## SevenSegmentALU
module SevenSegmentALU(
    input clk, 
    input reset,
    input onesBtn, 
    input tensBtn, 
    input hundredsBtn, 
    input sign, 
    input enter, 
    output [6:0] seg,
    output [3:0] anode 
);
    parameter DEBOUNCE_CLKS = 1000;
    wire resetPulse;
    systemResetHandler #(.DEBOUNCE_CLKS(DEBOUNCE_CLKS)) resetHandlerInstance (
        .clk(clk),
        .reset(reset),
        .resetPulse(resetPulse)
    );
    wire onesBtnPulse;
    buttonSyncPulse #(.DEBOUNCE_CLKS(DEBOUNCE_CLKS)) onesBtnGen (
        .clk(clk),
        .resetPulse(resetPulse), 
        .button(onesBtn),
        .buttonPulse(onesBtnPulse)
    );
    wire tensBtnPulse;
    buttonSyncPulse #(.DEBOUNCE_CLKS(DEBOUNCE_CLKS)) tensBtnGen (
        .clk(clk),
        .resetPulse(resetPulse), 
        .button(tensBtn),
        .buttonPulse(tensBtnPulse)
    );
    wire hundredsBtnPulse;
    buttonSyncPulse #(.DEBOUNCE_CLKS(DEBOUNCE_CLKS)) hundredsBtnGen (
        .clk(clk),
        .resetPulse(resetPulse), 
        .button(hundredsBtn),
        .buttonPulse(hundredsBtnPulse)
    );
    wire signPulse;
    buttonSyncPulse #(.DEBOUNCE_CLKS(DEBOUNCE_CLKS)) signBtnGen (
        .clk(clk),
        .resetPulse(resetPulse), 
        .button(sign),
        .buttonPulse(signPulse)
    );
    wire enterPulse;
    buttonSyncPulse #(.DEBOUNCE_CLKS(DEBOUNCE_CLKS)) enterBtnGen (
        .clk(clk),
        .resetPulse(resetPulse), 
        .button(enter),
        .buttonPulse(enterPulse)
    );
    reg [3:0] bcdOnes;
    reg [3:0] bcdTens;
    reg [3:0] bcdHundreds;
    reg [3:0] bcdThousands;
    wire numberOn; 
    wire finished; 
    reg [15:0] firstNumber;
    reg [15:0] secondNumber;
    reg [15:0] sum;
    reg [16:0] carry;
    reg [2:0] state;
    localparam STATE_INPUT_1        = 3'd0;
    localparam STATE_WAIT_1         = 3'd1;
    localparam STATE_INPUT_2        = 3'd2;
    localparam STATE_WAIT_2         = 3'd3;
    localparam STATE_CALC           = 3'd4;
    localparam STATE_UPDATE_DISPLAY = 3'd5;
  ...
Size: ~1,100 cells after synthesis, roughly 18 I/O pins, roughly 9100 sq um of cells after synthesis.
clock: 3.65 ns
lec_check: 0
abc_area: 0
cap_margin: 5
cell_pad_in_sites_global_placement: 2
core_aspect_ratio: 1.21
core_margin: 2
core_utilization: 31
cts_cluster_size: 41
gpl_timing_driven: 1
hold_slack_margin: 0.08
place_density_lb_addon: 0.1
slew_margin: 0
tns_end_percent: 95
run.sh (not shown) runs the stock make flow with config.mk's settings and CLKGATE_MAP_FILE=.
The starting point reached the layout checks and failed them: negative setup slack.
Then changed:
- ABC_AREA: 0 -> default
- CAP_MARGIN: 5 -> 20
- CELL_PAD_IN_SITES_GLOBAL_PLACEMENT: 2 -> default
- CORE_ASPECT_RATIO: 1.21 -> default
- CORE_UTILIZATION: 31 -> 40
- CTS_CLUSTER_SIZE: 41 -> default
- GPL_TIMING_DRIVEN: 1 -> default
- HOLD_SLACK_MARGIN: 0.08 -> default
- PLACE_DENSITY_LB_ADDON: 0.1 -> default
- SLEW_MARGIN: 0 -> 20
- TNS_END_PERCENT: 95 -> default
- clock period: 3.65 -> 6.23 ns (I/O delays scaled with it)
This time the run completed with no timing, DRC or antenna violations.
Clock power decreases by about 40%.
Setup slack gets better by 1.8 ns.
Wire length fell by 18%.
Clock-buffer cell count is lower by 2.
Non-clock buffer count decreases by 92.
Via count drops by about 3.3%.
Global-route usage increases by 0.96 points.
First-iteration DRC count grows by about 90%.
Synthesized cell count stays the same.
Then changed:
- CELL_PAD_IN_SITES_GLOBAL_PLACEMENT: default -> 1
- CTS_CLUSTER_DIAMETER: default -> 237
- HOLD_SLACK_MARGIN: default -> -0.08
- clock period: 6.23 -> 10.0 ns (I/O delays scaled with it)
Via count is about the same.
Hold slack got worse by 0.0043 ns.
Power falls by well over a third.
Then changed:
- ABC_AREA: default -> 1
- CAP_MARGIN: 20 -> 10
- CORE_UTILIZATION: 40 -> 71
- GPL_TIMING_DRIVEN: default -> 0
- HOLD_SLACK_MARGIN: -0.08 -> default
- TNS_END_PERCENT: default -> 65
=> This time the run ended with an error in 3_1_place_gp_skip_io with GPL-0301; die area falls by 42%; synthesized area rises by 1.1%; synthesized cell count rises by 16%.

========
== job 101 ==
SevenSegmentALU again, from the RTL that the note above started with.
Design SevenSegmentALU, start of the top module:
module SevenSegmentALU(
    input clk, 
    input reset,
    input onesBtn, 
    input tensBtn, 
    input hundredsBtn, 
    input sign, 
    input enter, 
    output [6:0] seg,
    output [3:0] anode 
);
    parameter DEBOUNCE_CLKS = 1000;
    wire resetPulse;
    systemResetHandler #(.DEBOUNCE_CLKS(DEBOUNCE_CLKS)) resetHandlerInstance (
        .clk(clk),
        .reset(reset),
        .resetPulse(resetPulse)
    );
    wire onesBtnPulse;
    buttonSyncPulse #(.DEBOUNCE_CLKS(DEBOUNCE_CLKS)) onesBtnGen (
        .clk(clk),
        .resetPulse(resetPulse), 
        .button(onesBtn),
        .buttonPulse(onesBtnPulse)
    );
    wire tensBtnPulse;
    buttonSyncPulse #(.DEBOUNCE_CLKS(DEBOUNCE_CLKS)) tensBtnGen (
        .clk(clk),
        .resetPulse(resetPulse), 
        .button(tensBtn),
        .buttonPulse(tensBtnPulse)
    );
    wire hundredsBtnPulse;
    buttonSyncPulse #(.DEBOUNCE_CLKS(DEBOUNCE_CLKS)) hundredsBtnGen (
        .clk(clk),
        .resetPulse(resetPulse), 
        .button(hundredsBtn),
        .buttonPulse(hundredsBtnPulse)
    );
    wire signPulse;
    buttonSyncPulse #(.DEBOUNCE_CLKS(DEBOUNCE_CLKS)) signBtnGen (
        .clk(clk),
        .resetPulse(resetPulse), 
  ...
make LEC_CHECK=0 CAP_MARGIN=20 CELL_PAD_IN_SITES_DETAIL_PLACEMENT=2 CORE_MARGIN=10 CORE_UTILIZATION=15 CTS_CLUSTER_SIZE=69 GPL_TIMING_DRIVEN=0 MAX_ROUTING_LAYER=met5 MIN_ROUTING_LAYER=met2 SLEW_MARGIN=20 TNS_END_PERCENT=5 finish   # period 10.4 ns
Job 101 finished end to end and its layout was clean on timing, DRC and antenna.
--- input diff job 101..job 102 ---
- CORE_UTILIZATION changed from 15 to 72
- CTS_CLUSTER_SIZE removed (was 69)
- TNS_END_PERCENT removed (was 5)
- MIN_ROUTING_LAYER removed (was met2)
- CORE_MARGIN changed from 10 to 2
- PLACE_DENSITY_LB_ADDON newly set to 0.14
- ABC_AREA newly set to 1
- CELL_PAD_IN_SITES_DETAIL_PLACEMENT removed (was 2)
- MAX_ROUTING_LAYER removed (was met5)
- GPL_TIMING_DRIVEN removed (was 0)
- the clock period (ns, I/O delays scaled along) changed from 10.4 to 5.05
## What came out
Job 102 did not stop at any stage, and its layout met the timing, design-rule and antenna checks.
Job 101: PASS, flow complete, no timing, DRC or antenna violations
Job 102 ended with less global-route wire length before repair than job 101.
On job 102: largest fanout on the critical path is 4 lower than what job 101 gave.
Compare job 101 and job 102 | slew at the pin with the worst max-slew slack lower: job 102
Between job 101 and job 102, the flow reports number of gates on the worst path with buffers counted increasing by more than a quarter.
Inputs modified between job 102 and job 103:
- removing PLACE_DENSITY_LB_ADDON (formerly 0.14)
- removing ABC_AREA (formerly 1)
- changing CORE_UTILIZATION from 72 to 19
- changing the clock period (ns, I/O delays scaled along) from 5.05 to 11.3
## What came out
- From job 102 to job 103, synthesized flop and latch total did not move at all.
- For job 103, the cell at the slowest stage of the critical path was sky130_fd_sc_hd__a31oi_4, unlike job 102, where it was sky130_fd_sc_hd__fa_2.
- Job 102 → job 103: sequential share of layout area moved down, non-clock buffer count has decreased.
- When the final numbers for job 102 and job 103 were put side by side, the initial cell density of the core turned out to be greater in job 102.
- Job 103 — relative area change from synthesis to final layout 1.4 points higher, job 102 as reference
- The iteration count of the initial detailed-routing pass reported for job 103 is smaller than that of job 102 by 1.
- Job 103 vs job 102: final setup slack of the worst path up in job 103
- Against job 102, total power in job 103 came out better.

========
## build 56
Starting RTL as in the previous note.
clock: 10.0 ns
lec_check: 0
cap_margin: 20
cell_pad_in_sites_global_placement: 3
core_margin: 2
core_utilization: 40
slew_margin: 20
tns_end_percent: 35
diff inputs: build 56 => build 64
- an added ABC_AREA of 1
- an added GPL_TIMING_DRIVEN of 0
- an added CTS_CLUSTER_DIAMETER of 237
- a change of CAP_MARGIN from 20 to 10
- a change of CELL_PAD_IN_SITES_GLOBAL_PLACEMENT from 3 to 1
- an added CORE_ASPECT_RATIO of 0.5
- an added HOLD_SLACK_MARGIN of -0.01
- a change of TNS_END_PERCENT from 35 to 65
- an added PLACE_DENSITY of 0.55
- a change of CORE_UTILIZATION from 40 to 54
==> comparison <==
Between build 64 and build 56, the met1 demand-to-capacity share in global routing is lower for build 56. Taking build 64 as 1.0, build 56 lands at 0.942 on layout multi-input combinational cell count. Peak supply drop grows by more than 10% when moving from build 56 to build 64.
Here is what was changed in the inputs of build 4 compared with build 64.
- GPL_TIMING_DRIVEN: 0 -> unset
- ABC_AREA: 1 -> 0
- CORE_UTILIZATION: 54 -> 15
- CAP_MARGIN: 10 -> 20
- CORE_ASPECT_RATIO: 0.5 -> unset
- CELL_PAD_IN_SITES_GLOBAL_PLACEMENT: 1 -> unset
- TNS_END_PERCENT: 65 -> 35
- CTS_CLUSTER_SIZE: unset -> 99
- SLEW_MARGIN: 20 -> 30
- HOLD_SLACK_MARGIN: -0.01 -> -0.1
- PLACE_DENSITY: 0.55 -> 0.88
- CTS_CLUSTER_DIAMETER: 237 -> 373
Findings:
Summary of the comparison: buffer and inverter count on the worst path is lower in build 4, relative to build 64.
Global-route usage: build 4 vs build 64 down 18 points
Between build 64 and build 4, the flow reports yosys-reported design area after synthesis decreasing slightly.
Width of the die in build 4 is 33% higher than in build 64
Inputs modified between build 4 and build 76:
- CTS_CLUSTER_SIZE: 99 -> 43
- GPL_TIMING_DRIVEN: unset -> 1
- CAP_MARGIN: 20 -> 30
- CELL_PAD_IN_SITES_GLOBAL_PLACEMENT: unset -> 3
- CORE_MARGIN: 2 -> 4
- PLACE_DENSITY: 0.88 -> unset
- ABC_AREA: 0 -> 1
- GPL_ROUTABILITY_DRIVEN: unset -> 0
- SLEW_MARGIN: 30 -> 35
- CORE_UTILIZATION: 15 -> 40
- CTS_CLUSTER_DIAMETER: 373 -> unset
- MIN_ROUTING_LAYER: unset -> met2
- HOLD_SLACK_MARGIN: -0.1 -> 0.21
==> comparison <==
Ran to the end and failed final checks on DRC: build 76. Build 4 ended up with sky130_fd_sc_hd__ha_1 as its highest-delay cell along the critical path; build 76 ended up with sky130_fd_sc_hd__fa_1. NOTE: design area in build 76 falls short of that of build 4. Build 76 vs. build 4: via count of the routed design up about 50%; area after synthesis moved up; die size -59%; area inside the core boundary has decreased; peak supply drop now sits lower. The number of placed I/O pins was comparable across build 76 and build 4.
The inputs of build 39 differ from those of build 76 as listed below.
- SLEW_MARGIN now 20, was 35
- ABC_AREA no longer set, was 1
- MIN_ROUTING_LAYER no longer set, was met2
- CTS_CLUSTER_SIZE no longer set, was 43
- CELL_PAD_IN_SITES_GLOBAL_PLACEMENT no longer set, was 3
- GPL_TIMING_DRIVEN no longer set, was 1
- CORE_MARGIN now 9, was 4
- HOLD_SLACK_MARGIN no longer set, was 0.21
- CTS_CLUSTER_DIAMETER now 237, previously not set
- TNS_END_PERCENT no longer set, was 35
- GPL_ROUTABILITY_DRIVEN no longer set, was 0
- CAP_MARGIN now 20, was 30
Notes after the runs:
Build 39 went all the way through synthesis, placement and routing and the layout is clean on timing, DRC and antenna. In build 76 the implementation completed, yet the final layout does not meet the checks, the culprit being DRC. Side by side, area after synthesis turned out lower in build 39 than in build 76. Going from build 76 to build 39, internal power of the cells shrank by a few percent. Build 39: global routing usage on met1 higher than build 76.
No activity file was given, so power comes from the tool's default toggle rates.
